==> run.sh <==
#!/bin/bash
# the make line also repeats each setting of config.mk as NAME=value (left out here)
make -C /OpenROAD-flow-scripts/flow DESIGN_CONFIG=/design/flow/config.mk WORK_HOME=/design/flow/orfs CLKGATE_MAP_FILE= finish
==> config.mk <==
export PLATFORM = sky130hd
export DESIGN_NAME = cordic_sin_cos
export DESIGN_NICKNAME = cordic_sin_cos
export VERILOG_FILES = /design/flow/design.v
export SDC_FILE = /design/flow/constraint.sdc
export NUM_CORES = 4
export LEC_CHECK = 0
export ABC_AREA = 1
export CAP_MARGIN = 20
export CORE_ASPECT_RATIO = 1.39
export CORE_MARGIN = 2
export CORE_UTILIZATION = 72
export CTS_CLUSTER_DIAMETER = 240
export CTS_CLUSTER_SIZE = 97
export HOLD_SLACK_MARGIN = 0.18
export PLACE_DENSITY = 0.4
export SLEW_MARGIN = 20
export TNS_END_PERCENT = 50
==> constraint.sdc <==
create_clock -name core_clock -period 34.4 [get_ports {clk}]
set_input_delay 6.8800 -clock core_clock [delete_from_list [all_inputs] [get_ports {clk}]]
set_output_delay 6.8800 -clock core_clock [all_outputs]
set_load 0.01 [all_outputs]
==> design.v <==
`timescale 1ns / 1ps
module get_conv_target_angle(
input signed [19:0] target_angle,
output reg signed [19:0] target_angle_conv,
output reg [2:0] quadrant_loc
    );
  always@(*)
    begin
        if ((target_angle >{16'd90,4'd0}) && (target_angle <= {16'd180,4'd0})) target_angle_conv = target_angle - {16'd90,4'd0};
        else if ((target_angle >{16'd180,4'd0}) && (target_angle <= {16'd270,4'd0})) target_angle_conv = target_angle - {16'd180,4'd0};
        else if ((target_angle > {16'd270,4'd0}) && (target_angle <= {16'd360,4'd0})) target_angle_conv = target_angle - {16'd360,4'd0};
        else target_angle_conv = target_angle;
    end 
  always@(*)
    begin
        if ((target_angle >{16'd90,4'd0}) && (target_angle <= {16'd180,4'd0})) quadrant_loc = 3'd2;
        else if ((target_angle >{16'd180,4'd0}) && (target_angle <= {16'd270,4'd0})) quadrant_loc = 3'd3;
        else if ((target_angle > {16'd270,4'd0}) && (target_angle <= {16'd360,4'd0})) quadrant_loc = 3'd4;
        else quadrant_loc = 3'd1;
    end    
endmodule
`timescale 1ns / 1ps
module output_mapping(
input signed [19:0] x, 
input signed [19:0] y,
input [2:0] quadrant_loc,
output reg signed [19:0] x_res,
output reg signed [19:0] y_res
    );
always@(*)
    begin
        if (quadrant_loc == 3'd2) x_res = -y;
        else if (quadrant_loc == 3'd3) x_res = -x;
        else  x_res = x; 
    end
 always@(*)
   begin
     if (quadrant_loc == 3'd2)       y_res = x;
     else if (quadrant_loc == 3'd3)  y_res = -y;
     else                            y_res = y; 
   end
endmodule
`timescale 1ns / 1ps
module cordic_sin_cos(clk,rst,target_angle,x_res,y_res);
 input clk,rst;   
 input signed [19:0] target_angle;    
 output reg signed [19:0] x_res;  
 output reg signed [19:0] y_res;  
 wire signed [19:0] x_res_comb;  
 wire signed [19:0] y_res_comb;  
 reg signed [19:0] x [9:0];   
 reg signed [19:0] y [9:0];   
 wire signed[19:0] arc_tan [8:0];   
 reg  signed[19:0] z[8:0];   
 reg  d[8:0];  
 wire signed [19:0] target_angle_conv;   
 wire [2:0] quadrant_loc;  
 assign arc_tan[0] = {{6{1'b0}},10'b0000101101,4'b0000};    
 assign arc_tan[1] = {{6{1'b0}},10'b0000011010,4'b1001};    
 assign arc_tan[2] = {{6{1'b0}},10'b0000001110,4'b0000};    
 assign arc_tan[3] = {{6{1'b0}},10'b0000000111,4'b0010};    
 assign arc_tan[4] = {{6{1'b0}},10'b0000000011,4'b1001};    
 assign arc_tan[5] = {{6{1'b0}},10'b0000000001,4'b1100};    
 assign arc_tan[6] = {{6{1'b0}},10'b0000000000,4'b1110};    
 assign arc_tan[7] = {{6{1'b0}},10'b0000000000,4'b0111};    
 assign arc_tan[8] = {{6{1'b0}},10'b0000000000,4'b0011};    
 get_conv_target_angle conv_angle(.target_angle(target_angle),.target_angle_conv(target_angle_conv),.quadrant_loc(quadrant_loc));
 output_mapping out_map(.x(x[9][19:0]),.y(y[9][19:0]),.quadrant_loc(quadrant_loc),.x_res(x_res_comb),.y_res(y_res_comb));
 always@(posedge clk)
  begin
    if (rst == 0)
       begin
         x_res [19:0]     <= 20'b0;
         y_res [19:0]     <= 20'b0;  
       end 
    else 
       begin
         x_res [19:0] <= x_res_comb;
         y_res [19:0] <= y_res_comb;
       end
  end
 always@(*)
   begin
      x[0] = 20'b00001001101101110001;  
      y[0] = 20'b00000000000000000000;  
      z[0] = target_angle_conv;  
      d[0] = (z[0][19] == 0) ? 1 : 0;   
   end
 always@(*)
   begin
     x[1] = (d[0] == 1) ? (x[0] - y[0]) : (x[0]+y[0]);
     y[1] = (d[0] == 1) ? (y[0] + x[0]) : (y[0]-x[0]);
     z[1] = (d[0] == 1) ? (z[0] - arc_tan[0]) : (z[0]+arc_tan[0]);
     d[1] = (z[1][19] == 0) ? 1 : 0;
     x[2] = (d[1] == 1) ? (x[1] - (y[1]>>>1)) : (x[1]+(y[1]>>>1));
     y[2] = (d[1] == 1) ? (y[1] + (x[1]>>>1)) : (y[1]-(x[1]>>>1));
     z[2] = (d[1] == 1) ? (z[1] - arc_tan[1]) : (z[1]+arc_tan[1]);
     d[2] = (z[2][19] == 0) ? 1 : 0;   
     x[3] = (d[2] == 1) ? (x[2] - (y[2]>>>2)) : (x[2]+(y[2]>>>2));
     y[3] = (d[2] == 1) ? (y[2] + (x[2]>>>2)) : (y[2]-(x[2]>>>2));
     z[3] = (d[2] == 1) ? (z[2] - arc_tan[2]) : (z[2]+arc_tan[2]);
     d[3] = (z[3][19] == 0) ? 1 : 0; 
     x[4] = (d[3] == 1) ? (x[3] - (y[3]>>>3)) : (x[3]+(y[3]>>>3));
     y[4] = (d[3] == 1) ? (y[3] + (x[3]>>>3)) : (y[3]-(x[3]>>>3));
     z[4] = (d[3] == 1) ? (z[3] - arc_tan[3]) : (z[3]+arc_tan[3]);
     d[4] = (z[4][19] == 0) ? 1 : 0; 
     x[5] = (d[4] == 1) ? (x[4] - (y[4]>>>4)) : (x[4]+(y[4]>>>4));
     y[5] = (d[4] == 1) ? (y[4] + (x[4]>>>4)) : (y[4]-(x[4]>>>4));
     z[5] = (d[4] == 1) ? (z[4] - arc_tan[4]) : (z[4]+arc_tan[4]);
     d[5] = (z[5][19] == 0) ? 1 : 0; 
     x[6] = (d[5] == 1) ? (x[5] - (y[5]>>>5)) : (x[5]+(y[5]>>>5));
     y[6] = (d[5] == 1) ? (y[5] + (x[5]>>>5)) : (y[5]-(x[5]>>>5));
     z[6] = (d[5] == 1) ? (z[5] - arc_tan[5]) : (z[5]+arc_tan[5]);
     d[6] = (z[6][19] == 0) ? 1 : 0; 
     x[7] = (d[6] == 1) ? (x[6] - (y[6]>>>6)) : (x[6]+(y[6]>>>6));
     y[7] = (d[6] == 1) ? (y[6] + (x[6]>>>6)) : (y[6]-(x[6]>>>6));
     z[7] = (d[6] == 1) ? (z[6] - arc_tan[6]) : (z[6]+arc_tan[6]);
     d[7] = (z[7][19] == 0) ? 1 : 0; 
     x[8] = (d[7] == 1) ? (x[7] - (y[7]>>>7)) : (x[7]+(y[7]>>>7));
     y[8] = (d[7] == 1) ? (y[7] + (x[7]>>>7)) : (y[7]-(x[7]>>>7));
     z[8] = (d[7] == 1) ? (z[7] - arc_tan[7]) : (z[7]+arc_tan[7]);
     d[8] = (z[8][19] == 0) ? 1 : 0; 
     x[9] = (d[8] == 1) ? (x[8] - (y[8]>>>8)) : (x[8]+(y[8]>>>8));
     y[9] = (d[8] == 1) ? (y[8] + (x[8]>>>8)) : (y[8]-(x[8]>>>8));
     z[9] = (d[8] == 1) ? (z[8] - arc_tan[8]) : (z[8]+arc_tan[8]);
     d[9] = (z[9][19] == 0) ? 1 : 0; 
   end
endmodule
==> impl_metrics.toml, run 1 <==
# generated from flow reports
[placement]
portBuffers = 61
gp_congestion = 1.04
dpl.hpwl_um = 55500

[synth]
synth_top_area_share_pct = 22.4
syn-num-nets = 4033
synth.cell_area_um2 = 22800
edf_count = 0
ys_cells = 3584
yosys-top-cells-count = "nand2_1, inv_1, ha_1"
synth_cell_type_count = 64
aoi_share_pct = 18.3
xor_share_pct = 18.4
syn_avg_cell_area_um2 = 6.37
ys_area_um2 = 22800
synth.ff_latch_count = 40
top_area_cell = "ha_1"
syn_inst = 3584
area_leaders = "ha_1, xor2_1, nand2_1"
ys_async_sr_fraction_pct = 0
most_common_cell = "nand2_1"
adder_share_pct = 24.0
yosysWarnings = 11
top_logic_kind = "simple AND/OR/NAND/NOR gates"
ys_sh_simple_pct = 25.0
mux_area_share_pct = 0
ff_type = "dfxtp_1"
synth_seq_share_pct = 3.51

[job]
max_cap_viol_count = 0
warnings = 51

[routing]
drtIter0Drc = 1697
antenna_cells = 0
vias = 24243
drtPass1Iterations = 9
drc = 0
drt_wl_total_um = 66800
routed_via_density = 6.01
wire_per_inst_um = 16.6
postRouteAntennaNets = 0

[critical_path]
critPathTopFamily = "AND-OR/OR-AND gates"
crit_cells = 151
slowest_stage = "clkdlybuf4s50_1"
endpoint = "x_res[18]"
critical_path_class = "input port to register"
crit_path_end_kind = "register"
cp-startpoint = "target_angle[7]"
crit_buf_inv = 24
arrival_ps = 32820
critical_path.max_stage_delay_ps = 640
startpoint_type = "input port"
crit_fanout = 45
path_common_cell = "nand2_1"
required_ps = 34620

[final_timing]
max_freq_mhz = 30.7
slew_violations = 0
hold_viol = 0
slew_headroom_pct = 27.1
worst_pin_slew_ps = 1090
finalClockPeriodUsage_pct = 94.7
min_period_ps = 32590
setup-violations-final = 0
fin_tns_setup_ps = 0

[clock_tree]
tritoncts = "yes"
cts-hold-fix-buffers = 0
cts.sinks = 40
cts_inserted_buffers = 5
clock_path_buffers = 2
root_buffer = "clkbuf_16"
path_clk_slew_ps = 60
cts_htree_levels = 2

[grt]
grt_pass1_wl_um = 107000
antenna_found_initial = 0
track_usage_pct = 38.6
grt_overflow_total = 0
grt_max_degree = 45
grt_pass1_vias = 23999

[die]
core_util_floorplan_pct = 73.4
chip_area_um2 = 33100
core_area_um2 = 31100
ioPinCount = 62
die_x_um = 155
rows = 76
dieHeight_um = 214

[outcome]
outcome = "timing/DRC/antenna clean"

[hold_path]
holdPathEnd = "x_res[18]"
hold_class = "input port to register"
holdPathStages = 3
hold_path_startpoint = "rst"

[final_layout]
fin_nets = 4090
postLayoutCoreUtil_pct = 77.9
area_growth_pct = 6.19
## routing by layer
layer	up-vias	global-route usage, %	part of all wire [%]
met4	0	27.0	7.7
li1	11975	-	-
met1	11001	39.8	37
met5	-	0	0
met2	943	71.3	49
met3	324	6.04	6.0
## per-stage QoR
stage	area (um2)	hold WS [ps]	setup WS, ps	instances
2_1_floorplan	22800	7030	4650	3584
3_3_place_gp	23800	7620	1630	4006
3_5_place_dp	23800	7620	395	4006
4_1_cts	24000	7770	658	4013
5_1_grt	24200	7840	-275	4031
6_report	24200	7810	1810	4031
## final cells by class
class / count / area [um2]
Clock buffer: 5 / 125
Sequential cell: 40 / 801
Fill cell: 2553 / 6870
Timing Repair inverter: 1 / 5.00
Timing Repair Buffer: 86 / 806
Multi-Input combinational cell: 2901 / 19600
Tap cell: 390 / 488
Inverter: 606 / 2300
Clock inverter: 2 / 60.1
## timing repair
action                                  CTS  global route
buffers inserted                          0            17
endpoints found under the setup margin    0            36
resized                                   0            21
==> inputs of run 2 (changes only) <==
ABC_AREA = default   (was 1)
CORE_ASPECT_RATIO = 1.94   (was 1.39)
CORE_UTILIZATION = 47   (was 72)
CTS_CLUSTER_DIAMETER = 147   (was 240)
CTS_CLUSTER_SIZE = 50   (was 97)
HOLD_SLACK_MARGIN = default   (was 0.18)
PLACE_DENSITY = default   (was 0.4)
TNS_END_PERCENT = 65   (was 50)
clock period = 35.0 ns   (was 34.4 ns; I/O delays follow)
==> run 2 against run 1 <==
Design area up 1.4%. Clock-buffer cell count up 1. Flip-flop count unchanged.
==> impl_metrics.toml, run 2 <==
# generated from flow reports
[synth]
ys_async_sr_fraction_pct = 0
ys_area_um2 = 22600
synth.ff_latch_count = 40
top_area_cell = "ha_1"
syn-num-nets = 3562
ys_cells = 3113
yosys-top-cells-count = "ha_1, xnor2_1, a21oi_1"
synth.cell_area_um2 = 22600
edf_count = 0
ff_type = "dfxtp_1"
most_common_cell = "ha_1"
ys_sh_simple_pct = 19.5
yosysWarnings = 11
syn_inst = 3113
synth_top_area_share_pct = 22.6
adder_share_pct = 24.3
syn_avg_cell_area_um2 = 7.25
synth_cell_type_count = 97
synth_seq_share_pct = 3.55
mux_area_share_pct = 1.41
top_logic_kind = "AND-OR/OR-AND gates"
aoi_share_pct = 28.2
area_leaders = "ha_1, xnor2_1, a21oi_1"
xor_share_pct = 18.5

[critical_path]
crit_fanout = 22
startpoint_type = "input port"
crit_path_end_kind = "register"
critical_path.max_stage_delay_ps = 660
cp-startpoint = "target_angle[1]"
required_ps = 35230
path_common_cell = "a21oi_1"
critPathTopFamily = "AND-OR/OR-AND gates"
crit_cells = 118
arrival_ps = 33760
critical_path_class = "input port to register"
crit_buf_inv = 9
endpoint = "x_res[19]"
slowest_stage = "or4b_2"

[final_timing]
hold_viol = 0
worst_pin_slew_ps = 973
min_period_ps = 33540
slew_violations = 0
slew_headroom_pct = 34.7
finalClockPeriodUsage_pct = 95.8
setup-violations-final = 0
final.setup.worst_slack_ps = 1460
max_freq_mhz = 29.8
whs_ps = 7580

[hold_path]
hold_class = "input port to register"
holdPathStages = 3
hold_path_startpoint = "rst"
holdPathEnd = "x_res[16]"

[final_layout]
num-fill-cells = 4796
area_growth_pct = 8.91
fin_nets = 3612

[clock_tree]
root_buffer = "clkbuf_16"
path_clk_slew_ps = 60
tritoncts = "yes"
cts_inserted_buffers = 5
cts.sinks = 40
clock_path_buffers = 2
cts_htree_levels = 2

[job]
max_cap_viol_count = 0
warnings = 49

[routing]
drt_wl_total_um = 76000
routed_via_density = 5.98
drtIter0Drc = 1017
drc = 0
wire_per_inst_um = 20.1
antenna_cells = 0
vias = 22638
drtPass1Iterations = 6
postRouteAntennaNets = 0

[placement]
dpl.hpwl_um = 65600
portBuffers = 61
dp_slack_ps = -631
gp_congestion = 0.950

[grt]
antenna_found_initial = 0
track_usage_pct = 29.4
busiest_layer = "met2"
grt_pass1_vias = 23070
use_met1_pct = 26.0
grt_pass1_wl_um = 118000
grt_max_degree = 44
use_met3_pct = 1.49
grtUsageMet2_pct = 60.1
grt_overflow_total = 0

[die]
die_x_um = 161
dieHeight_um = 309
ioPinCount = 62
core_area_um2 = 47400
chip_area_um2 = 49900
core_util_floorplan_pct = 47.6
rows = 111

[outcome]
outcome = "timing/DRC/antenna clean"
## run 2: per-stage QoR
step,area [um2],utilization (%),cells,setup TNS [ps]
final,24600,51.9,3785,0
after global routing,24600,51.9,3785,-408
after CTS,24100,51.0,3773,0
after detailed placement,24000,50.6,3765,-3220
after global placement,24000,50.6,3765,-318
after floorplan,22600,-,3113,0
## run 2: area by class of cell
type	instances	area (um2)	share of cell area, %
clock buffers	6	139	0.565
clock inverters	2	38.8	0.158
inverters	215	811	3.30
multi-input cells	2804	21100	85.8
flip-flops and latches	40	801	3.26
well taps	621	777	3.16
repair buffers	97	912	3.71
## run 2: timing repair
item / CTS / global route
gates resized: 2 / 81
hold endpoints to repair: 0 / 0
hold buffers: 0 / 0
buffers inserted: 0 / 11
endpoints found under the setup margin: 8 / 32
pin swaps: 0 / 4
cloned: 0 / 1
## run 2: metal layers
layer	wire [um]	vias up
li1	-	11307
met1	26100	10583
met3	1440	253
met5	0	-
met4	6930	0
met2	41500	495
==> inputs of run 3 (changes only) <==
ABC_AREA = 0   (was default)
CORE_ASPECT_RATIO = default   (was 1.94)
CORE_UTILIZATION = 32   (was 47)
CTS_CLUSTER_DIAMETER = default   (was 147)
CTS_CLUSTER_SIZE = 87   (was 50)
MAX_ROUTING_LAYER = met4   (was default)
PLACE_DENSITY_LB_ADDON = 0.21   (was default)
SETUP_SLACK_MARGIN = 5.0   (was default)
SLEW_MARGIN = 25   (was 20)
TNS_END_PERCENT = 10   (was 65)
clock period = 27.9 ns   (was 35.0 ns; I/O delays follow)
==> run 3 against run 2 <==
Worst hold slack worse by 1400 ps. Setup slack worse by 790 ps. Non-clock buffer count is 1362 higher. Die size is 46% higher. Largest cell class unchanged.
==> impl_metrics.toml, run 3 <==
# generated from flow reports
[clock_tree]
clock_path_buffers = 2
tritoncts = "yes"
cts_htree_levels = 2
cts-hold-fix-buffers = 0
cts_inserted_buffers = 5
cts.sinks = 40
root_buffer = "clkbuf_16"
path_clk_slew_ps = 60

[synth]
area_leaders = "ha_1, xnor2_1, a21oi_1"
ys_sh_simple_pct = 19.5
synth.ff_latch_count = 40
top_area_cell = "ha_1"
top_logic_kind = "AND-OR/OR-AND gates"
edf_count = 0
ys_async_sr_fraction_pct = 0
aoi_share_pct = 28.2
adder_share_pct = 24.3
xor_share_pct = 18.5
yosysWarnings = 11
yosys-top-cells-count = "ha_1, xnor2_1, a21oi_1"
syn-num-nets = 3562
ys_area_um2 = 22600
mux_area_share_pct = 1.41
syn_inst = 3113
syn_avg_cell_area_um2 = 7.25
most_common_cell = "ha_1"
synth_seq_share_pct = 3.55
ff_type = "dfxtp_1"
synth_cell_type_count = 97
synth.cell_area_um2 = 22600
ys_cells = 3113
synth_top_area_share_pct = 22.6

[grt]
grt_max_degree = 44
grt_overflow_total = 0
grt_pass1_wl_um = 130000
track_usage_pct = 21.7
antenna_found_initial = 0
grt_pass1_vias = 26733

[critical_path]
arrival_ps = 27440
cp-startpoint = "target_angle[4]"
critical_path_class = "input port to register"
endpoint = "x_res[19]"
crit_fanout = 6
required_ps = 28120
path_common_cell = "a21oi_2"
critical_path.max_stage_delay_ps = 530
crit_buf_inv = 14
critPathTopFamily = "AND-OR/OR-AND gates"
crit_path_end_kind = "register"
startpoint_type = "input port"
crit_cells = 126
slowest_stage = "or4_4"

[routing]
wire_per_inst_um = 14.7
drtPass1Iterations = 5
postRouteAntennaNets = 0
drt_wl_total_um = 80500
antenna_cells = 0
vias = 26783
drc = 0
drtIter0Drc = 943
routed_via_density = 4.90

[die]
core_area_um2 = 69900
ioPinCount = 62
dieHeight_um = 270
core_util_floorplan_pct = 32.3
die_x_um = 270
chip_area_um2 = 72700
rows = 97

[placement]
place_inst = 5251
dpl.hpwl_um = 66100
gp_congestion = 0.925
portBuffers = 61
dp_slack_ps = -1130

[hold_path]
hold_class = "input port to register"
hold_path_startpoint = "rst"
holdPathStages = 4
holdPathEnd = "y_res[2]"

[job]
max_cap_viol_count = 0
warnings = 52

[final_timing]
slew_violations = 0
rsz0062_at_grt = "yes"
max_freq_mhz = 36.7
final.setup.worst_slack_ps = 677
finalClockPeriodUsage_pct = 97.6
worst_pin_slew_ps = 680
hold_viol = 0
setup-violations-final = 0
min_period_ps = 27220
slew_headroom_pct = 54.4

[outcome]
outcome = "timing/DRC/antenna clean"

[final_layout]
area_growth_pct = 67.6
postLayoutCoreUtil_pct = 54.1
num-fill-cells = 6734
final_cell_count_no_fill = 5465
fin_nets = 4973
-- run 3: cell type report --
cell class | count | area (um2) | share of cell area (%)
multi-input cells | 2803 | 23600 | 62.4
well taps | 940 | 1180 | 3.11
repair buffers | 1459 | 11200 | 29.7
flip-flops and latches | 40 | 801 | 2.12
clock buffers | 7 | 143 | 0.377
inverters | 215 | 857 | 2.27
clock inverters | 1 | 7.51 | 0.0198
-- run 3: routing by layer --
layer	up-vias	part of all wire (%)	GRT usage [%]
met3	83	1.4	0.445
met4	0	1.9	3.65
met2	260	51	39.7
met5	-	0	-
li1	14020	-	-
met1	12420	46	26.9
-- run 3: repair_timing --
item	4_1_cts	5_1_grt
buffers inserted	166	40
gates resized	345	226
hold endpoints to repair	0	0
pin swaps	247	173
endpoints found under the setup margin	40	40
-- run 3: metrics by stage --
step	hold slack [ps]	instance area (um2)	TNS [ps]
2_1_floorplan	5820	23300	0
3_3_place_gp	6320	33700	-8370
3_5_place_dp	6320	33700	-10760
4_1_cts	6160	36400	0
5_1_grt	6200	37800	-7890
6_report	6170	37800	0
==> inputs of run 4 (changes only) <==
ABC_AREA = default   (was 0)
CORE_UTILIZATION = 65   (was 32)
CTS_CLUSTER_DIAMETER = 357   (was default)
CTS_CLUSTER_SIZE = default   (was 87)
HOLD_SLACK_MARGIN = 0.3   (was default)
MAX_ROUTING_LAYER = default   (was met4)
PLACE_DENSITY_LB_ADDON = default   (was 0.21)
SETUP_SLACK_MARGIN = -2.0   (was 5.0)
SLEW_MARGIN = 20   (was 25)
TNS_END_PERCENT = 5   (was 10)
==> run 4 against run 3 <==
The flow now stops in 5_1_grt. Die size shrank 50%. Synthesized cell count is the same. Area after synthesis is the same.
==> impl_metrics.toml, run 4 <==
# yosys + openroad results
[synth]
ys_cells = 3113
synth.cell_area_um2 = 22600
most_common_cell = "ha_1"
mux_area_share_pct = 1.41
yosys-top-cells-count = "ha_1, xnor2_1, a21oi_1"
ff_type = "dfxtp_1"
edf_count = 0
aoi_share_pct = 28.2
syn_avg_cell_area_um2 = 7.25
adder_share_pct = 24.3
syn_inst = 3113
ys_sh_simple_pct = 19.5
synth_top_area_share_pct = 22.6
top_area_cell = "ha_1"
syn-num-nets = 3562
ys_async_sr_fraction_pct = 0
synth_seq_share_pct = 3.55
synth_cell_type_count = 97
area_leaders = "ha_1, xnor2_1, a21oi_1"
xor_share_pct = 18.5
ys_area_um2 = 22600
top_logic_kind = "AND-OR/OR-AND gates"
synth.ff_latch_count = 40
yosysWarnings = 11

[outcome]
firstError = "[ERROR GRT-0116] Global routing finished with congestion. Check the congestion regions in the DRC Viewer."
outcome = "aborted with a tool error"
haltStage = "5_1_grt"

[placement]
dpl.hpwl_um = 81800
gp_congestion = 1.03
dp_slack_ps = -3680
place_area_um2 = 32300
portBuffers = 61

[clock_tree]
cts_htree_levels = 2
cts.sinks = 40
clock_path_buffers = 2
cts_inserted_buffers = 5
root_buffer = "clkbuf_16"

[die]
die_x_um = 190
core_util_floorplan_pct = 65.6
dieHeight_um = 190
ioPinCount = 62
chip_area_um2 = 36200
rows = 68
core_area_um2 = 34400

[grt]
grt_overflow_total = 1726
track_usage_pct = 93.9
run 4: what timing repair did:
item,CTS
pin swaps,37
setup buffers,20
endpoints found under the hold margin,0
gates cloned,1
endpoints found under the setup margin,34
hold buffers,0
gates resized,153
run 4: per-layer routing:
metal / overflow / track usage (%)
met2: 1232 / 116
met4: 432 / 106
met5: 0 / 45.1
met1: 31 / 86.3
met3: 31 / 76.6
run 4: stage by stage:
| stage | setup TNS (ps) | hold slack, ps | cells |
|---|---|---|---|
| after CTS | -40020 | 6160 | 4764 |
| after floorplan | -28710 | 5820 | 3113 |
| after global placement | -9180 | 6320 | 4740 |
| after detailed placement | -91380 | 6320 | 4740 |
==> inputs of run 5 (changes only) <==
CORE_UTILIZATION = 72   (was 65)
CTS_CLUSTER_DIAMETER = default   (was 357)
CTS_CLUSTER_SIZE = 80   (was default)
HOLD_SLACK_MARGIN = default   (was 0.3)
PLACE_DENSITY_LB_ADDON = 0.0   (was default)
SETUP_SLACK_MARGIN = 3.93   (was -2.0)
SLEW_MARGIN = 35   (was 20)
TNS_END_PERCENT = default   (was 5)
clock period = 27.5 ns   (was 27.9 ns; I/O delays follow)
==> run 5 against run 4 <==
The run fails in 4_1_cts. Area after synthesis is the same. Die size shrank 9.5%. Synthesized cell count is the same.
==> impl_metrics.toml, run 5 <==
# yosys + openroad results
[outcome]
outcome = "aborted with a tool error"
haltStage = "4_1_cts"
firstError = "[ERROR DPL-0038] Utilization greater than 100%, impossible to legalize"

[synth]
top_logic_kind = "AND-OR/OR-AND gates"
xor_share_pct = 18.5
yosysWarnings = 11
ys_sh_simple_pct = 19.5
synth_cell_type_count = 97
synth_seq_share_pct = 3.55
ys_area_um2 = 22600
syn_inst = 3113
mux_area_share_pct = 1.41
area_leaders = "ha_1, xnor2_1, a21oi_1"
ys_async_sr_fraction_pct = 0
yosys-top-cells-count = "ha_1, xnor2_1, a21oi_1"
top_area_cell = "ha_1"
synth_top_area_share_pct = 22.6
adder_share_pct = 24.3
most_common_cell = "ha_1"
synth.cell_area_um2 = 22600
ff_type = "dfxtp_1"
ys_cells = 3113
syn-num-nets = 3562
synth.ff_latch_count = 40
aoi_share_pct = 28.2
edf_count = 0
syn_avg_cell_area_um2 = 7.25

[placement]
dpl.hpwl_um = 79300
place_inst = 4218
gp_congestion = 1.04
dp_slack_ps = -2690
portBuffers = 61
place_area_um2 = 29500

[die]
die_x_um = 181
core_util_floorplan_pct = 73.4
ioPinCount = 62
dieHeight_um = 181
chip_area_um2 = 32800
core_area_um2 = 30700
rows = 64
## run 5: per-stage QoR
stage	TNS (ps)	hold slack (ps)
after floorplan	0	5740
after global placement	-2470	6240
after detailed placement	-52870	6240
==> inputs of run 6 (changes only) <==
ABC_AREA = 1   (was default)
CAP_MARGIN = 30   (was 20)
CELL_PAD_IN_SITES_DETAIL_PLACEMENT = 2   (was default)
CORE_UTILIZATION = 59   (was 72)
CTS_CLUSTER_DIAMETER = 183   (was default)
CTS_CLUSTER_SIZE = default   (was 80)
GPL_TIMING_DRIVEN = 1   (was default)
PLACE_DENSITY = 0.71   (was default)
PLACE_DENSITY_LB_ADDON = default   (was 0.0)
SETUP_SLACK_MARGIN = 5.0   (was 3.93)
SLEW_MARGIN = 20   (was 35)
TNS_END_PERCENT = 100   (was default)
clock period = 24.7 ns   (was 27.5 ns; I/O delays follow)
==> run 6 against run 5 <==
The run fails in 3_5_place_dp. Die size is 23% higher. Area after synthesis is 1.1% higher. Synthesized cell count is 15% higher.
==> impl_metrics.toml, run 6 <==
# yosys + openroad results
[synth]
ys_async_sr_fraction_pct = 0
syn-num-nets = 4033
edf_count = 0
yosys-top-cells-count = "nand2_1, inv_1, ha_1"
syn_inst = 3584
syn_avg_cell_area_um2 = 6.37
aoi_share_pct = 18.3
yosysWarnings = 11
synth_top_area_share_pct = 22.4
synth.cell_area_um2 = 22800
ff_type = "dfxtp_1"
ys_area_um2 = 22800
synth_cell_type_count = 64
synth.ff_latch_count = 40
area_leaders = "ha_1, xor2_1, nand2_1"
top_area_cell = "ha_1"
top_logic_kind = "simple AND/OR/NAND/NOR gates"
most_common_cell = "nand2_1"
synth_seq_share_pct = 3.51
xor_share_pct = 18.4
ys_cells = 3584
ys_sh_simple_pct = 25.0
adder_share_pct = 24.0
mux_area_share_pct = 0

[die]
rows = 72
ioPinCount = 62
core_area_um2 = 38400
core_util_floorplan_pct = 59.5
die_x_um = 201
chip_area_um2 = 40300
dieHeight_um = 201

[outcome]
haltStage = "3_5_place_dp"
firstError = "[ERROR DPL-0033] detailed placement checks failed during check placement."
outcome = "aborted with a tool error"

[placement]
gp_congestion = 1.04
portBuffers = 61
==> run 6: metrics by stage <==
step                    setup TNS (ps)  hold WS (ps)  area [um2]  instances  setup slack, ps
after floorplan                      0          5090       23800       3584              849
after global placement           -6950          5680       29700       4787             -612
==> inputs of run 7 (changes only) <==
ABC_AREA = default   (was 1)
CAP_MARGIN = 20   (was 30)
CELL_PAD_IN_SITES_DETAIL_PLACEMENT = default   (was 2)
CORE_UTILIZATION = 65   (was 59)
CTS_CLUSTER_DIAMETER = default   (was 183)
GPL_TIMING_DRIVEN = default   (was 1)
PLACE_DENSITY = default   (was 0.71)
SLEW_MARGIN = 35   (was 20)
TNS_END_PERCENT = default   (was 100)
clock period = 35.0 ns   (was 24.7 ns; I/O delays follow)
==> run 7 against run 6 <==
The run fails in 5_1_grt. Die size is 10% lower. Area after synthesis is 1.1% lower. Synthesized cell count is 13% lower.
==> impl_metrics.toml, run 7 <==
# yosys + openroad results
[synth]
synth_seq_share_pct = 3.55
ys_sh_simple_pct = 19.5
most_common_cell = "ha_1"
top_area_cell = "ha_1"
syn_avg_cell_area_um2 = 7.25
syn_inst = 3113
mux_area_share_pct = 1.41
syn-num-nets = 3562
xor_share_pct = 18.5
top_logic_kind = "AND-OR/OR-AND gates"
yosysWarnings = 11
area_leaders = "ha_1, xnor2_1, a21oi_1"
synth.cell_area_um2 = 22600
adder_share_pct = 24.3
ys_area_um2 = 22600
edf_count = 0
ys_async_sr_fraction_pct = 0
synth_cell_type_count = 97
synth.ff_latch_count = 40
synth_top_area_share_pct = 22.6
ys_cells = 3113
aoi_share_pct = 28.2
yosys-top-cells-count = "ha_1, xnor2_1, a21oi_1"
ff_type = "dfxtp_1"

[die]
dieHeight_um = 190
ioPinCount = 62
core_util_floorplan_pct = 65.6
chip_area_um2 = 36200
rows = 68
core_area_um2 = 34400
die_x_um = 190

[clock_tree]
cts_inserted_buffers = 5
cts.sinks = 40
clock_path_buffers = 2
root_buffer = "clkbuf_16"
cts_htree_levels = 2

[placement]
gp_congestion = 1.02
portBuffers = 61
dpl.hpwl_um = 55100

[outcome]
firstError = "[ERROR GRT-0232] Routing congestion too high. Check the congestion heatmap in the GUI."
haltStage = "5_1_grt"
outcome = "aborted with a tool error"

[grt]
grt_overflow_total = 30
track_usage_pct = 82.3
-- run 7: metrics by stage --
| stage | instance area (um2) | setup WS [ps] | std cells | hold WS (ps) |
|---|---|---|---|---|
| 4_1_cts | 27000 | 5000 | 3761 | 7550 |
| 2_1_floorplan | 22800 | 5020 | 3113 | 7240 |
| 3_5_place_dp | 23800 | 564 | 3588 | 7740 |
| 3_3_place_gp | 23800 | 1250 | 3588 | 7740 |
-- run 7: per-layer routing --
| layer | overflow | global-route usage [%] |
|---|---|---|
| met1 | 1 | 80.4 |
| met2 | 14 | 94.8 |
| met3 | 0 | 72.9 |
| met4 | 15 | 80.9 |
| met5 | 0 | 58.9 |
-- run 7: timing repair --
item	CTS
gates cloned	9
pin swaps	119
setup buffers	156
endpoints found under the setup margin	38
hold buffers	0
gates resized	365
endpoints found under the hold margin	0
==> inputs of run 8 (changes only) <==
CORE_UTILIZATION = 60   (was 65)
SLEW_MARGIN = 20   (was 35)
clock period = 23.3 ns   (was 35.0 ns; I/O delays follow)
==> run 8 against run 7 <==
The flow stops in 4_1_cts. Area after synthesis unchanged. Die size up 8.2%. Synthesized cell count unchanged.
==> impl_metrics.toml, run 8 <==
# yosys + openroad results
[synth]
xor_share_pct = 18.5
top_logic_kind = "AND-OR/OR-AND gates"
mux_area_share_pct = 1.41
edf_count = 0
adder_share_pct = 24.3
synth_top_area_share_pct = 22.6
ys_sh_simple_pct = 19.5
ff_type = "dfxtp_1"
syn_inst = 3113
most_common_cell = "ha_1"
area_leaders = "ha_1, xnor2_1, a21oi_1"
syn-num-nets = 3562
syn_avg_cell_area_um2 = 7.25
ys_area_um2 = 22600
ys_cells = 3113
top_area_cell = "ha_1"
yosys-top-cells-count = "ha_1, xnor2_1, a21oi_1"
synth.ff_latch_count = 40
yosysWarnings = 11
aoi_share_pct = 28.2
synth.cell_area_um2 = 22600
synth_cell_type_count = 97
ys_async_sr_fraction_pct = 0
synth_seq_share_pct = 3.55

[placement]
place_inst = 4852
portBuffers = 61
gp_congestion = 1.00
place_area_um2 = 33800
dpl.hpwl_um = 75600

[outcome]
haltStage = "4_1_cts"
outcome = "aborted with a tool error"
firstError = "[ERROR DPL-0033] detailed placement checks failed during check placement."

[die]
core_util_floorplan_pct = 60.5
ioPinCount = 62
chip_area_um2 = 39200
rows = 71
core_area_um2 = 37300
die_x_um = 198
dieHeight_um = 198
[run 8: through the flow]
step | utilization (%) | setup slack (ps)
after floorplan | - | -3310
after global placement | 90.6 | -3880
after detailed placement | 90.6 | -5370
==> inputs of run 9 (changes only) <==
CAP_MARGIN = 35   (was 20)
CELL_PAD_IN_SITES_GLOBAL_PLACEMENT = 0   (was default)
CTS_CLUSTER_DIAMETER = 84   (was default)
SETUP_SLACK_MARGIN = -2.0   (was 5.0)
SLEW_MARGIN = 30   (was 20)
TNS_END_PERCENT = 80   (was default)
clock period = 26.7 ns   (was 23.3 ns; I/O delays follow)
==> run 9 against run 8 <==
Die size unchanged. The run fails in 5_1_grt. Synthesized cell count unchanged. Area after synthesis unchanged.
==> impl_metrics.toml, run 9 <==
# yosys + openroad results
[outcome]
outcome = "aborted with a tool error"
haltStage = "5_1_grt"
firstError = "[ERROR GRT-0232] Routing congestion too high. Check the congestion heatmap in the GUI."

[synth]
synth_seq_share_pct = 3.55
ys_async_sr_fraction_pct = 0
syn_avg_cell_area_um2 = 7.25
syn_inst = 3113
mux_area_share_pct = 1.41
yosys-top-cells-count = "ha_1, xnor2_1, a21oi_1"
ys_area_um2 = 22600
adder_share_pct = 24.3
top_area_cell = "ha_1"
ff_type = "dfxtp_1"
ys_sh_simple_pct = 19.5
xor_share_pct = 18.5
most_common_cell = "ha_1"
synth_cell_type_count = 97
edf_count = 0
aoi_share_pct = 28.2
synth.ff_latch_count = 40
ys_cells = 3113
syn-num-nets = 3562
yosysWarnings = 11
synth_top_area_share_pct = 22.6
synth.cell_area_um2 = 22600
top_logic_kind = "AND-OR/OR-AND gates"
area_leaders = "ha_1, xnor2_1, a21oi_1"

[die]
chip_area_um2 = 39200
die_x_um = 198
dieHeight_um = 198
ioPinCount = 62
rows = 71
core_util_floorplan_pct = 60.5
core_area_um2 = 37300

[clock_tree]
root_buffer = "clkbuf_16"
cts_htree_levels = 2
cts_inserted_buffers = 5
clock_path_buffers = 2
cts-hold-fix-buffers = 0
cts.sinks = 40

[grt]
grt_overflow_total = 194
track_usage_pct = 81.7

[placement]
dp_slack_ps = -3250
gp_congestion = 1.02
dpl.hpwl_um = 72700
place_area_um2 = 32900
portBuffers = 61
## run 9: what timing repair did
item	4_1_cts
endpoints found under the setup margin	19
gates resized	87
cloned	1
pin swaps	35
setup buffers	37
hold endpoints to repair	0
## run 9: per-layer routing
layer,global-route usage (%),GRT overflow
met1,80.6,7
met3,69.4,5
met2,95.4,95
met4,82.0,85
met5,53.6,2
## run 9: metrics by stage
step | hold WS (ps) | instances
floorplan | 5580 | 3113
global placement | 6080 | 4822
CTS | 5910 | 4867
detailed placement | 6080 | 4822
==> inputs of run 10 (changes only) <==
CAP_MARGIN = 25   (was 35)
CELL_PAD_IN_SITES_GLOBAL_PLACEMENT = default   (was 0)
CORE_ASPECT_RATIO = 1.75   (was default)
CORE_MARGIN = 9   (was 2)
CORE_UTILIZATION = 32   (was 60)
CTS_CLUSTER_DIAMETER = 82   (was 84)
CTS_CLUSTER_SIZE = 32   (was default)
HOLD_SLACK_MARGIN = 0.3   (was default)
SETUP_SLACK_MARGIN = -0.85   (was -2.0)
SLEW_MARGIN = 10   (was 30)
TNS_END_PERCENT = 20   (was 80)
clock period = 35.0 ns   (was 26.7 ns; I/O delays follow)
==> run 10 against run 9 <==
The run now finishes clean. Area after synthesis unchanged. Die size increased by 110%. Synthesized cell count unchanged.
==> impl_metrics.toml, run 10 <==
# generated from flow reports
[outcome]
outcome = "timing/DRC/antenna clean"

[final_timing]
fin_tns_setup_ps = 0
setup-violations-final = 0
finalClockPeriodUsage_pct = 97.5
whs_ps = 7580
worst_pin_slew_ps = 952
max_freq_mhz = 29.3
slew_violations = 0
hold_viol = 0
min_period_ps = 34130
slew_headroom_pct = 36.1

[critical_path]
cp-startpoint = "target_angle[6]"
crit_path_end_kind = "register"
required_ps = 35220
slowest_stage = "clkdlybuf4s50_1"
critical_path.max_stage_delay_ps = 680
startpoint_type = "input port"
path_common_cell = "a21oi_1"
arrival_ps = 34350
crit_cells = 127
endpoint = "x_res[19]"
crit_buf_inv = 12
critical_path_class = "input port to register"
crit_fanout = 33
critPathTopFamily = "AND-OR/OR-AND gates"

[final_layout]
postLayoutCoreUtil_pct = 35.4
num-fill-cells = 7448
logic_area_um2 = 20800
flop_area_um2 = 801
area_growth_pct = 9.19
fin_nets = 3610
final_cell_area_um2 = 24600

[synth]
ys_async_sr_fraction_pct = 0
yosysWarnings = 11
ys_cells = 3113
ys_sh_simple_pct = 19.5
aoi_share_pct = 28.2
synth_seq_share_pct = 3.55
edf_count = 0
syn_inst = 3113
synth_top_area_share_pct = 22.6
syn_avg_cell_area_um2 = 7.25
syn-num-nets = 3562
synth.cell_area_um2 = 22600
synth.ff_latch_count = 40
area_leaders = "ha_1, xnor2_1, a21oi_1"
synth_cell_type_count = 97
top_area_cell = "ha_1"
yosys-top-cells-count = "ha_1, xnor2_1, a21oi_1"
xor_share_pct = 18.5
mux_area_share_pct = 1.41
ff_type = "dfxtp_1"
ys_area_um2 = 22600
most_common_cell = "ha_1"
adder_share_pct = 24.3
top_logic_kind = "AND-OR/OR-AND gates"

[hold_path]
hold_path_startpoint = "rst"
holdPathEnd = "y_res[3]"
hold_class = "input port to register"
holdPathStages = 4

[grt]
grt_pass1_wl_um = 112000
grt_max_degree = 44
antenna_found_initial = 0
grt_pass1_vias = 22204
grt_overflow_total = 0
track_usage_pct = 17.0

[routing]
routed_via_density = 5.46
drtIter0Drc = 1000
drc = 0
wire_per_inst_um = 17.8
antenna_cells = 0
vias = 22224
drt_wl_total_um = 72400
drtPass1Iterations = 6
postRouteAntennaNets = 0

[die]
ioPinCount = 62
dieHeight_um = 369
chip_area_um2 = 80800
core_util_floorplan_pct = 32.4
die_x_um = 219
core_area_um2 = 69700
rows = 128

[clock_tree]
path_clk_slew_ps = 50
cts_inserted_buffers = 5
cts_htree_levels = 2
cts-hold-fix-buffers = 0
cts.sinks = 40
root_buffer = "clkbuf_16"
tritoncts = "yes"
clock_path_buffers = 2

[placement]
gp_congestion = 0.953
portBuffers = 61
dpl.hpwl_um = 63300
place_area_um2 = 24300

[job]
warnings = 49
max_cap_viol_count = 0
## run 10: routing by layer
layer | GRT usage (%) | wire [um]
met1 | 14.9 | 24900
met2 | 36.0 | 41100
met3 | 0.711 | 1250
met4 | 11.1 | 5110
met5 | 0 | 0
## run 10: repair_timing
action | 4_1_cts | 5_1_grt
endpoints found under the setup margin | 0 | 21
buffers inserted | 0 | 6
gates resized | 0 | 23
endpoints found under the hold margin | 0 | 0
## run 10: through the flow
stage / worst slack (ps) / cells
after floorplan: 777 / 3113
after global placement: 34.3 / 4056
after detailed placement: 130 / 4058
after CTS: 297 / 4066
after global routing: -895 / 4072
final: 872 / 4072
## run 10: layout make-up
class                      instances  share of cell area [%]
clock inverter                     3                   0.173
sequential                        40                    3.25
timing repair buffer              96                    3.56
tap                              910                    4.62
multi-input combinational       2803                    84.6
inverter                         215                    3.31
clock buffer                       5                   0.508
==> inputs of run 11 (changes only) <==
CAP_MARGIN = 20   (was 25)
CORE_ASPECT_RATIO = default   (was 1.75)
CORE_MARGIN = 2   (was 9)
CORE_UTILIZATION = 58   (was 32)
CTS_CLUSTER_DIAMETER = default   (was 82)
CTS_CLUSTER_SIZE = default   (was 32)
HOLD_SLACK_MARGIN = default   (was 0.3)
SETUP_SLACK_MARGIN = default   (was -0.85)
SLEW_MARGIN = 20   (was 10)
TNS_END_PERCENT = 5   (was 20)
clock period = 28.3 ns   (was 35.0 ns; I/O delays follow)
==> run 11 against run 10 <==
The layout now fails its checks (setup timing). Sequential share of layout area decreased by 0.93 points. Core utilization increased by 54 points. Die size decreased by 50%. Critical endpoint is now y_res[18]. Area after synthesis unchanged. Global-route usage increased by 21 points. Routed wire length increased by 48%. Synthesized cell count unchanged. First-iteration DRC count increased to 3.7 times the previous value. Flip-flop count unchanged. Largest cell class unchanged.
==> impl_metrics.toml, run 11 <==
# generated from flow reports
[grt]
grt_pass1_wl_um = 131000
grt_max_degree = 44
antenna_found_initial = 11
grt_overflow_total = 0
grt_pass1_vias = 27807
track_usage_pct = 38.0

[critical_path]
critPathTopFamily = "AND-OR/OR-AND gates"
startpoint_type = "input port"
crit_buf_inv = 19
arrival_ps = 30730
cp-startpoint = "target_angle[0]"
crit_path_end_kind = "register"
endpoint = "y_res[18]"
path_common_cell = "a21oi_2"
crit_fanout = 7
critical_path_class = "input port to register"
crit_cells = 120
critical_path.max_stage_delay_ps = 640
slowest_stage = "xnor2_1"
required_ps = 28450

[final_timing]
worst_pin_slew_ps = 1090
max_freq_mhz = 32.7
slew_violations = 0
min_period_ps = 30570
hold_viol = 0
final.setup.worst_slack_ps = -2270
setup-violations-final = 34
rsz0062_at_grt = "yes"
finalClockPeriodUsage_pct = 108
slew_headroom_pct = 27.0
whs_ps = 6270

[synth]
ys_cells = 3113
most_common_cell = "ha_1"
edf_count = 0
syn_avg_cell_area_um2 = 7.25
mux_area_share_pct = 1.41
ys_async_sr_fraction_pct = 0
yosysWarnings = 11
aoi_share_pct = 28.2
top_area_cell = "ha_1"
top_logic_kind = "AND-OR/OR-AND gates"
ys_sh_simple_pct = 19.5
synth_cell_type_count = 97
adder_share_pct = 24.3
synth_top_area_share_pct = 22.6
syn-num-nets = 3562
synth.ff_latch_count = 40
area_leaders = "ha_1, xnor2_1, a21oi_1"
syn_inst = 3113
synth.cell_area_um2 = 22600
synth_seq_share_pct = 3.55
xor_share_pct = 18.5
ys_area_um2 = 22600
yosys-top-cells-count = "ha_1, xnor2_1, a21oi_1"
ff_type = "dfxtp_1"

[routing]
drt_wl_total_um = 107000
drtIter0Drc = 3727
drc = 0
drtPass1Iterations = 11
wire_per_inst_um = 22.6
postRouteAntennaNets = 0
vias = 31382
routed_via_density = 6.63

[final_layout]
area_growth_pct = 52.7
logic_area_um2 = 23100
final_cell_count_no_fill = 4733
postLayoutCoreUtil_pct = 89.3
flop_area_um2 = 801
final_cell_area_um2 = 34400
fin_nets = 4657
num-fill-cells = 1821

[clock_tree]
tritoncts = "yes"
path_clk_slew_ps = 60
cts-hold-fix-buffers = 0
root_buffer = "clkbuf_16"
cts_htree_levels = 2
clock_path_buffers = 2
cts_inserted_buffers = 5
cts.sinks = 40

[hold_path]
holdPathStages = 3
hold_path_startpoint = "rst"
hold_class = "input port to register"
holdPathEnd = "x_res[3]"

[placement]
place_area_um2 = 31300
place_inst = 4629
gp_congestion = 0.964
dp_slack_ps = -1400
dpl.hpwl_um = 66800
portBuffers = 61

[job]
warnings = 53
max_cap_viol_count = 0

[die]
chip_area_um2 = 40500
rows = 72
dieHeight_um = 201
ioPinCount = 62
core_area_um2 = 38600
die_x_um = 201
core_util_floorplan_pct = 58.5

[outcome]
failed_checks = "setup timing"
outcome = "finished with violations"
==> run 11: timing repair <==
action / CTS / global route
pin swaps: 67 / 247
setup buffers: 32 / 59
resized: 136 / 401
endpoints found under the setup margin: 21 / 32
==> run 11: per-layer routing <==
layer	routed length [um]	global-route usage, %	vias to the layer above
met5	225	0	-
met4	10800	16.3	14
met3	11700	2.77	1188
met2	47600	71.5	2467
met1	36700	44.2	14314
li1	-	-	13399
==> run 11: through the flow <==
step | TNS (ps)
after floorplan | -28.8
after global placement | -6860
after detailed placement | -18910
after CTS | 0
after global routing | -68900
final | -45170
==> run 11: cell type report <==
type	count	share of cell area [%]
multi-input cells	2803	67.1
repair buffers	1143	25.8
clock inverters	3	0.123
inverters	215	2.40
flip-flops and latches	40	2.32
well taps	518	1.88
diodes	6	0.0436
clock buffers	5	0.363
==> inputs of run 12 (changes only) <==
ABC_AREA = 0   (was default)
CAP_MARGIN = 0   (was 20)
CELL_PAD_IN_SITES_DETAIL_PLACEMENT = 1   (was default)
CORE_ASPECT_RATIO = 0.55   (was default)
CORE_MARGIN = 6   (was 2)
CORE_UTILIZATION = 62   (was 58)
CTS_CLUSTER_DIAMETER = 242   (was default)
HOLD_SLACK_MARGIN = 0.04   (was default)
MAX_ROUTING_LAYER = met4   (was default)
PLACE_DENSITY = 0.59   (was default)
SETUP_SLACK_MARGIN = -0.96   (was default)
TNS_END_PERCENT = 90   (was 5)
clock period = 20.0 ns   (was 28.3 ns; I/O delays follow)
==> run 12 against run 11 <==
The flow now stops in 3_5_place_dp. Synthesized cell count unchanged. Area after synthesis unchanged. Die size rose by 2.0%.
==> impl_metrics.toml, run 12 <==
# yosys + openroad results
[synth]
edf_count = 0
ys_sh_simple_pct = 19.5
syn-num-nets = 3562
top_area_cell = "ha_1"
yosys-top-cells-count = "ha_1, xnor2_1, a21oi_1"
synth_seq_share_pct = 3.55
ys_cells = 3113
yosysWarnings = 11
synth.ff_latch_count = 40
synth_cell_type_count = 97
adder_share_pct = 24.3
aoi_share_pct = 28.2
most_common_cell = "ha_1"
syn_avg_cell_area_um2 = 7.25
ff_type = "dfxtp_1"
xor_share_pct = 18.5
synth.cell_area_um2 = 22600
mux_area_share_pct = 1.41
ys_area_um2 = 22600
synth_top_area_share_pct = 22.6
ys_async_sr_fraction_pct = 0
area_leaders = "ha_1, xnor2_1, a21oi_1"
top_logic_kind = "AND-OR/OR-AND gates"
syn_inst = 3113

[die]
die_x_um = 269
core_util_floorplan_pct = 63.4
core_area_um2 = 35600
ioPinCount = 62
dieHeight_um = 153
chip_area_um2 = 41300
rows = 51

[outcome]
firstError = "[ERROR DPL-0033] detailed placement checks failed during check placement."
outcome = "aborted with a tool error"
haltStage = "3_5_place_dp"

[placement]
gp_congestion = 1.06
portBuffers = 61
-- run 12: metrics by stage --
stage             instance area, um2  setup TNS [ps]  hold WS [ps]  instances
floorplan                      23500         -189920          4240       3113
global placement               34000         -233530          4740       4880
==> inputs of run 13 (changes only) <==
ABC_AREA = default   (was 0)
CAP_MARGIN = 35   (was 0)
CELL_PAD_IN_SITES_DETAIL_PLACEMENT = default   (was 1)
CELL_PAD_IN_SITES_GLOBAL_PLACEMENT = 0   (was default)
CORE_ASPECT_RATIO = default   (was 0.55)
CORE_MARGIN = 2   (was 6)
CORE_UTILIZATION = 60   (was 62)
CTS_CLUSTER_DIAMETER = 84   (was 242)
HOLD_SLACK_MARGIN = default   (was 0.04)
MAX_ROUTING_LAYER = default   (was met4)
PLACE_DENSITY = default   (was 0.59)
SETUP_SLACK_MARGIN = -2.0   (was -0.96)
SLEW_MARGIN = 30   (was 20)
TNS_END_PERCENT = 80   (was 90)
clock period = 26.8 ns   (was 20.0 ns; I/O delays follow)
==> run 13 against run 12 <==
The flow stops in 5_1_grt. Synthesized cell count unchanged. Area after synthesis unchanged. Die size down 5.2%.
==> impl_metrics.toml, run 13 <==
# yosys + openroad results
[synth]
ff_type = "dfxtp_1"
synth_cell_type_count = 97
most_common_cell = "ha_1"
synth.ff_latch_count = 40
ys_area_um2 = 22600
yosys-top-cells-count = "ha_1, xnor2_1, a21oi_1"
top_area_cell = "ha_1"
syn-num-nets = 3562
synth.cell_area_um2 = 22600
xor_share_pct = 18.5
ys_async_sr_fraction_pct = 0
yosysWarnings = 11
syn_avg_cell_area_um2 = 7.25
mux_area_share_pct = 1.41
synth_top_area_share_pct = 22.6
ys_cells = 3113
ys_sh_simple_pct = 19.5
edf_count = 0
aoi_share_pct = 28.2
top_logic_kind = "AND-OR/OR-AND gates"
syn_inst = 3113
synth_seq_share_pct = 3.55
adder_share_pct = 24.3
area_leaders = "ha_1, xnor2_1, a21oi_1"

[die]
dieHeight_um = 198
core_area_um2 = 37300
core_util_floorplan_pct = 60.5
die_x_um = 198
rows = 71
chip_area_um2 = 39200
ioPinCount = 62

[outcome]
firstError = "[ERROR GRT-0232] Routing congestion too high. Check the congestion heatmap in the GUI."
haltStage = "5_1_grt"
outcome = "aborted with a tool error"

[placement]
gp_congestion = 1.02
dpl.hpwl_um = 72700
portBuffers = 61

[grt]
track_usage_pct = 85.0
grt_overflow_total = 450

[clock_tree]
cts_inserted_buffers = 5
root_buffer = "clkbuf_16"
cts_htree_levels = 2
clock_path_buffers = 2
cts.sinks = 40
-- run 13: through the flow --
stage / worst slack, ps / utilization (%) / instances / area (um2)
after floorplan: -1990 / - / 3113 / 22700
after global placement: -2010 / 88.3 / 4830 / 33000
after detailed placement: -3010 / 88.3 / 4830 / 33000
after CTS: -2000 / 89.2 / 4841 / 33300
-- run 13: layer usage --
| metal | overflow | GRT usage [%] |
|---|---|---|
| met5 | 4 | 51.1 |
| met3 | 14 | 75.3 |
| met2 | 255 | 98.9 |
| met4 | 161 | 85.3 |
| met1 | 16 | 82.7 |
-- run 13: what timing repair did --
item	CTS
setup endpoints to repair	17
buffers inserted	3
gates resized	48
pin swaps	8
hold buffers	0
==> inputs of run 14 (changes only) <==
CAP_MARGIN = 40   (was 35)
CELL_PAD_IN_SITES_GLOBAL_PLACEMENT = default   (was 0)
CORE_UTILIZATION = 65   (was 60)
CTS_CLUSTER_DIAMETER = default   (was 84)
SETUP_SLACK_MARGIN = -0.14   (was -2.0)
SLEW_MARGIN = 35   (was 30)
TNS_END_PERCENT = default   (was 80)
clock period = 30.6 ns   (was 26.8 ns; I/O delays follow)
==> run 14 against run 13 <==
The run now finishes clean. Synthesized cell count stayed put. Area after synthesis stayed put. Die size is 7.5% lower.
==> impl_metrics.toml, run 14 <==
# generated from flow reports
[critical_path]
startpoint_type = "input port"
path_common_cell = "a21oi_2"
slowest_stage = "fa_1"
crit_buf_inv = 10
crit_cells = 112
endpoint = "y_res[17]"
arrival_ps = 30030
critical_path.max_stage_delay_ps = 600
critical_path_class = "input port to register"
cp-startpoint = "target_angle[8]"
crit_fanout = 16
required_ps = 30760
crit_path_end_kind = "register"
critPathTopFamily = "AND-OR/OR-AND gates"

[synth]
synth_seq_share_pct = 3.55
xor_share_pct = 18.5
most_common_cell = "ha_1"
syn_inst = 3113
edf_count = 0
top_logic_kind = "AND-OR/OR-AND gates"
ys_cells = 3113
ys_area_um2 = 22600
syn_avg_cell_area_um2 = 7.25
synth_top_area_share_pct = 22.6
yosysWarnings = 11
ys_async_sr_fraction_pct = 0
top_area_cell = "ha_1"
area_leaders = "ha_1, xnor2_1, a21oi_1"
yosys-top-cells-count = "ha_1, xnor2_1, a21oi_1"
mux_area_share_pct = 1.41
syn-num-nets = 3562
synth.ff_latch_count = 40
aoi_share_pct = 28.2
synth.cell_area_um2 = 22600
synth_cell_type_count = 97
ff_type = "dfxtp_1"
adder_share_pct = 24.3
ys_sh_simple_pct = 19.5

[grt]
track_usage_pct = 34.5
grt_max_degree = 44
antenna_found_initial = 0
grt_pass1_vias = 21404
grt_overflow_total = 0
grt_pass1_wl_um = 104000

[die]
core_area_um2 = 34400
dieHeight_um = 190
die_x_um = 190
rows = 68
ioPinCount = 62
chip_area_um2 = 36200
core_util_floorplan_pct = 65.6

[final_timing]
max_freq_mhz = 33.5
hold_viol = 0
worst_pin_slew_ps = 821
slew_violations = 0
finalClockPeriodUsage_pct = 97.6
min_period_ps = 29870
setup-violations-final = 0
slew_headroom_pct = 44.8

[routing]
drt_wl_total_um = 68400
drtIter0Drc = 1929
drtPass1Iterations = 8
wire_per_inst_um = 18.4
routed_via_density = 6.30
drc = 0
antenna_cells = 0
vias = 23465
postRouteAntennaNets = 0

[final_layout]
postLayoutCoreUtil_pct = 76.6
final_cell_count_no_fill = 3723
fin_nets = 3716
final_cell_area_um2 = 26300
area_growth_pct = 16.8

[clock_tree]
path_clk_slew_ps = 60
tritoncts = "yes"
root_buffer = "clkbuf_16"
clock_path_buffers = 2
cts.sinks = 40
cts_inserted_buffers = 5
cts_htree_levels = 2

[job]
max_cap_viol_count = 0
warnings = 51

[hold_path]
holdPathStages = 4
hold_class = "input port to register"
hold_path_startpoint = "rst"
holdPathEnd = "y_res[2]"

[placement]
dpl.hpwl_um = 54100
place_area_um2 = 24100
gp_congestion = 1.01
place_inst = 3647
portBuffers = 61

[outcome]
outcome = "timing/DRC/antenna clean"
==> run 14: final cells by class <==
| cell class | instances | area [um2] |
|---|---|---|
| Fill cell | 2663 | 8030 |
| Multi-Input combinational cell | 2803 | 22200 |
| Inverter | 215 | 818 |
| Clock buffer | 5 | 125 |
| Sequential cell | 40 | 801 |
| Clock inverter | 3 | 42.5 |
| Timing Repair Buffer | 202 | 1780 |
| Tap cell | 455 | 569 |
==> run 14: repair_timing <==
action	4_1_cts	5_1_grt
setup buffers	8	58
pin swaps	8	69
cloned	0	1
hold buffers	0	0
setup endpoints to repair	11	32
resized	38	311
==> run 14: routing by layer <==
layer | GRT usage, % | share of wire, %
met2 | 60.5 | 48
met5 | 0 | 0
met4 | 14.3 | 4.4
met3 | 3.13 | 5.2
met1 | 43.1 | 42
==> run 14: per-stage QoR <==
stage | setup WS (ps) | hold slack [ps] | setup TNS, ps
finish | 726 | 6670 | 0
global placement | -217 | 6860 | -571
CTS | -111 | 6670 | -379
floorplan | -123 | 6360 | -241
detailed placement | -833 | 6850 | -7290
global route | -576 | 6710 | -3640
==> inputs of run 15 (changes only) <==
ABC_AREA = 1   (was default)
CAP_MARGIN = 35   (was 40)
CELL_PAD_IN_SITES_DETAIL_PLACEMENT = 2   (was default)
CELL_PAD_IN_SITES_GLOBAL_PLACEMENT = 2   (was default)
CORE_UTILIZATION = 37   (was 65)
CTS_CLUSTER_DIAMETER = 136   (was default)
GPL_ROUTABILITY_DRIVEN = 0   (was default)
GPL_TIMING_DRIVEN = 0   (was default)
HOLD_SLACK_MARGIN = 0.2   (was default)
MIN_ROUTING_LAYER = met2   (was default)
PLACE_DENSITY_LB_ADDON = 0.21   (was default)
SETUP_SLACK_MARGIN = 0.31   (was -0.14)
SLEW_MARGIN = 30   (was 35)
TNS_END_PERCENT = 80   (was default)
clock period = 44.8 ns   (was 30.6 ns; I/O delays follow)
==> run 15 against run 14 <==
Routed wire length is 29% higher. Non-clock buffer count shrank 101. Core utilization shrank 37 points. Global-route usage is 6.8 points higher. Die size grew 76%. Final cell count up 19%. Flip-flop count unchanged. Largest cell class unchanged. Highest routed layer is now met5.
==> impl_metrics.toml, run 15 <==
# generated from flow reports
[clock_tree]
clock_path_buffers = 2
post_cts_buffers = 0
cts.sinks = 40
cts_inserted_buffers = 5
cts-hold-fix-buffers = 0
tritoncts = "yes"
root_buffer = "clkbuf_16"
path_clk_slew_ps = 60
post_cts_resized = 0
cts_htree_levels = 2

[final_timing]
finalClockPeriodUsage_pct = 89.4
rsz0062_at_grt = "no"
whs_ps = 9560
min_period_ps = 40070
slew_headroom_pct = 35.9
max_freq_mhz = 25.0
setup-violations-final = 0
fin_tns_setup_ps = 0
hold_viol = 0
worst_pin_slew_ps = 962
slew_violations = 0

[outcome]
outcome = "timing/DRC/antenna clean"

[critical_path]
startpoint_type = "input port"
critical_path_class = "input port to register"
required_ps = 44990
crit_cells = 154
arrival_ps = 40260
critical_path.max_stage_delay_ps = 770
endpoint = "x_res[19]"
crit_path_end_kind = "register"
cp-startpoint = "target_angle[7]"
slowest_stage = "clkbuf_1"
critPathTopFamily = "AND-OR/OR-AND gates"
path_common_cell = "nand2_1"
crit_fanout = 25
crit_buf_inv = 27

[routing]
wire_per_inst_um = 19.8
drtPass1Iterations = 6
drtIter0Drc = 4857
drc = 0
vias = 34334
postRouteAntennaNets = 0
routed_via_density = 7.72
drt_wl_total_um = 88200
antenna_cells = 0

[synth]
aoi_share_pct = 18.3
xor_share_pct = 18.4
synth_seq_share_pct = 3.51
syn_avg_cell_area_um2 = 6.37
area_leaders = "ha_1, xor2_1, nand2_1"
synth_cell_type_count = 64
ys_sh_simple_pct = 25.0
synth.ff_latch_count = 40
edf_count = 0
ys_cells = 3584
top_logic_kind = "simple AND/OR/NAND/NOR gates"
ff_type = "dfxtp_1"
syn-num-nets = 4033
synth.cell_area_um2 = 22800
synth_top_area_share_pct = 22.4
yosysWarnings = 11
most_common_cell = "nand2_1"
ys_async_sr_fraction_pct = 0
syn_inst = 3584
ys_area_um2 = 22800
mux_area_share_pct = 0
adder_share_pct = 24.0
top_area_cell = "ha_1"
yosys-top-cells-count = "nand2_1, inv_1, ha_1"

[placement]
portBuffers = 60
dpl.hpwl_um = 75200

[final_layout]
num-fill-cells = 7696
flop_area_um2 = 801
logic_area_um2 = 19600
area_growth_pct = 7.98
fin_nets = 4104

[hold_path]
hold_class = "input port to register"
holdPathEnd = "y_res[9]"
holdPathStages = 3
hold_path_startpoint = "rst"

[grt]
grt_max_degree = 26
grt_overflow_total = 0
grt_pass1_wl_um = 141000
track_usage_pct = 41.2
antenna_found_initial = 0
grt_pass1_vias = 39769

[job]
max_cap_viol_count = 0
warnings = 49

[die]
dieHeight_um = 252
core_area_um2 = 61400
core_util_floorplan_pct = 37.2
chip_area_um2 = 63700
die_x_um = 252
ioPinCount = 62
rows = 91
run 15: layout make-up:
class	instances	area share (%)
repair buffers	64	2.65
well taps	790	4.01
clock buffers	5	0.508
flip-flops and latches	40	3.25
multi-input cells	2901	79.4
inverters	606	9.25
plain buffers	37	0.721
clock inverters	3	0.173
run 15: per-layer routing:
metal	up-vias	track usage (%)	part of all wire, %
met5	-	5.95	0.43
met4	12	2.89	6.4
met3	771	53.2	39
met2	9724	53.6	54
met1	11939	-	0
li1	11888	-	-
run 15: metrics by stage:
stage / instance area [um2] / worst slack [ps] / instances / utilization, %
finish: 24600 / 4730 / 4446 / 40.1
CTS: 24600 / 5480 / 4444 / 40.1
detailed placement: 24500 / 5410 / 4436 / 39.8
floorplan: 22800 / 12970 / 3584 / -
global placement: 24400 / 4020 / 4434 / 39.8
global route: 24600 / 1870 / 4446 / 40.1
